Design pwmblink, start of the top module:
module pwmblink(
    input  logic clk,
    input  logic rst,
    output logic RGB_R,
    output logic RGB_B,
    output logic RGB_G
);
    parameter CLKMAX = 12000000;  
    logic [31:0] counter;
    logic [8:0] x;  
    logic [7:0] sharktooth;  
    logic [7:0] red;
    logic [7:0] green;
    logic [7:0] blue;
    always_ff @(posedge clk) begin
        if (rst) begin
            counter <= 0;
            x <= 0;
            sharktooth <= 0;
        end else begin
        if (counter >= CLKMAX/360) begin
            counter <= 0;
            if (x >= 359) begin
                x <= 0;
            end
            else begin
                x <= x + 1;
            end
            end
        else begin
            counter <= counter + 1;
        end
        sharktooth <= sharktooth + 1;
        end
    end
    always_comb begin
        if(x < 60) begin
            green = 255*x/60;
            blue = 0;
            red  = 255;
        end else if (x < 120) begin
            green = 255;
            blue = 0;
            red  = 255 - 255*(x-60)/60;
        end else if (x < 180) begin
            green = 255;
            blue = 255*(x-120)/60;
            red  = 0;
        end else if (x < 240) begin
  ...
Settings: LEC_CHECK=0, CAP_MARGIN=20, CORE_MARGIN=2, CORE_UTILIZATION=40, CTS_CLUSTER_DIAMETER=98, MIN_ROUTING_LAYER=met2, SLEW_MARGIN=20; clock period 40.0 ns.
run.sh (not shown) runs the stock make flow with config.mk's settings and CLKGATE_MAP_FILE=.
Rerun with:
Settings changed: CTS_CLUSTER_DIAMETER 98 to not set, MIN_ROUTING_LAYER met2 to not set.
Outcome: The new run passed the timing, design-rule and antenna checks; die area stays the same; core utilization hardly moves; design area hardly moves; wire length is lower by 9.7%; maximum frequency rises by 2.8%; via count is lower by 28%; global-route usage went down by 16 points; power goes down by 5.1%; worst setup slack improved by 0.68 ns; synthesized cell count is unchanged; hold slack stays flat.
Rerun with:
Settings changed: CORE_UTILIZATION 40 to 72.
Clock period 40.0 ns to 13.8 ns, I/O delays scaled along.
Result: Now the flow stopped in clock tree synthesis. Area after synthesis stays the same. Die size fell by 44%. Synthesized cell count does not change.
Rerun with:
Settings changed: CAP_MARGIN 20 to 5, CORE_UTILIZATION 72 to 68, CTS_CLUSTER_DIAMETER set to 356, SETUP_SLACK_MARGIN set to -0.91.
Result: Now the flow never finished: it broke off in global routing with GRT-0232; synthesized area stays the same; die area rises by 5.7%; synthesized cell count is unchanged.

Setup of job 2786:
pwmblink again, from the RTL that the note above started with.
clock: 15.1 ns
lec_check: 0
cap_margin: 5
core_margin: 2
core_utilization: 67
cts_cluster_diameter: 351
slew_margin: 20
Job 2786 -> stages 100% | layout checks FAIL | negative setup slack
The following lists how job 3390 was set up differently from job 2786:
- changing CAP_MARGIN from 5 to 20
- changing CORE_UTILIZATION from 67 to 68
- removing CTS_CLUSTER_DIAMETER (formerly 351)
- changing the clock period (ns, I/O delays scaled along) from 15.1 to 24.2
Notes after the runs:
Looking at worst clock skew, job 3390 sits 0.0076 ns below job 2786. Diff job 2786 -> job 3390: sequential fraction of design power climbed 2.9 points; largest net degree at the start of global routing climbed about 24%. Job 3390 | status: complete | timing, DRC, antenna: pass.
Input-level comparison between job 1236 and job 3390:
- CORE_UTILIZATION now 40, was 68
- the clock period (ns, I/O delays scaled along) now 30.2, was 24.2
Findings:
Die area | job 1236 > job 3390
Job 3390 → job 1236: total iterations of the first detailed-routing run decreased 1; detailed-route wire length per cell decreased 5.3%.
Taking job 3390 as the reference, in job 1236 sequential share of layout area did not really move; share of the clock period used by the worst path went down.
### job 1236 -> job 6739
- CORE_UTILIZATION now 68, was 40
- the clock period (ns, I/O delays scaled along) now 16.2, was 30.2
- Wire length of the first global-routing pass: job 6739 vs job 1236 up about 2.3%
- Of job 6739 and job 1236, job 6739 shows the higher cell area, with job 1236 below it.
- In terms of worst hold slack, job 6739 and job 1236 differ only marginally.
- From job 1236 to job 6739 the numbers moved as follows: combinational power went up 120%; area of placed instances went up about 4%; worst setup slack went down 8.05 ns; critical path depth went up about 9%.
- Floorplan-stage core utilization sits higher in job 6739 than in job 1236.
Inputs modified between job 6739 and job 4103:
- CAP_MARGIN: 20 -> 5
- CTS_CLUSTER_DIAMETER: unset -> 341
- the clock period (ns, I/O delays scaled along): 16.2 -> 13.8
==> comparison <==
The number of setup buffers added after CTS in job 4103 sits 31 above the value recorded for job 6739.
FAIL job 4103 @ global routing (5_1_grt): tool exited with error
The higher worst slack after detailed placement came out of job 6739.
Diff job 4103..job 6739 | count of clock tree sinks | unchanged
In job 4103 relative to job 6739, last weighted congestion value of the routability-driven placer had gone down slightly.
Die area came out exactly the same in job 4103 and job 6739.
For the number of cells upsized or downsized after cts, job 4103 came in about 550% higher than job 6739 did.
The half-perimeter wire length after detailed placement in job 4103 sits 21% above the value recorded for job 6739.
Sort job 4103 and job 6739 by number of cells in the design after placement asc -> top: job 6739

Starting RTL as in the previous note.
export LEC_CHECK = 0
export CAP_MARGIN = 20
export CELL_PAD_IN_SITES_DETAIL_PLACEMENT = 0
export CORE_ASPECT_RATIO = 0.85
export CORE_MARGIN = 2
export CORE_UTILIZATION = 67
export CTS_CLUSTER_DIAMETER = 341
export CTS_CLUSTER_SIZE = 33
export GPL_TIMING_DRIVEN = 1
export MIN_ROUTING_LAYER = met1
export SETUP_SLACK_MARGIN = 3.8
export SLEW_MARGIN = 20
create_clock -name core_clock -period 15.3 [get_ports {clk}]
The baseline finished but fails on negative setup slack.
Next try:
CELL_PAD_IN_SITES_DETAIL_PLACEMENT = default   (was 0)
CORE_ASPECT_RATIO = default   (was 0.85)
CORE_UTILIZATION = 40   (was 67)
CTS_CLUSTER_DIAMETER = default   (was 341)
CTS_CLUSTER_SIZE = default   (was 33)
GPL_TIMING_DRIVEN = default   (was 1)
MIN_ROUTING_LAYER = default   (was met1)
SETUP_SLACK_MARGIN = default   (was 3.8)
clock period = 24.2 ns   (was 15.3 ns; I/O delays follow)
- With this change the flow produced a clean layout
- total power falls by well over a third
- global-route usage falls by 22 points
- routed wire length falls by about a fifth
- clock skew barely changes
- non-clock buffer count falls by 443
- worst hold slack degrades by 0.014 ns
- synthesized cell count does not change
- core utilization falls by 46 points
- sequential share of layout area rises by 0.88 points
Next try:
CAP_MARGIN = 5   (was 20)
CORE_UTILIZATION = 70   (was 40)
CTS_CLUSTER_DIAMETER = 341   (was default)
clock period = 13.8 ns   (was 24.2 ns; I/O delays follow)
=>
- This time the run failed in 5_1_grt
- die area drops by 42%
- synthesized area does not change
- synthesized cell count does not change
Next try:
CTS_CLUSTER_DIAMETER = 351   (was 341)
CTS_CLUSTER_SIZE = 40   (was default)
SETUP_SLACK_MARGIN = -0.28   (was default)
clock period = 15.1 ns   (was 13.8 ns; I/O delays follow)
Result: The new run failed in 5_1_grt, error GRT-0232. Die size is unchanged. Synthesized area is unchanged. Synthesized cell count stays the same.
Power and IR drop assume default switching activity.
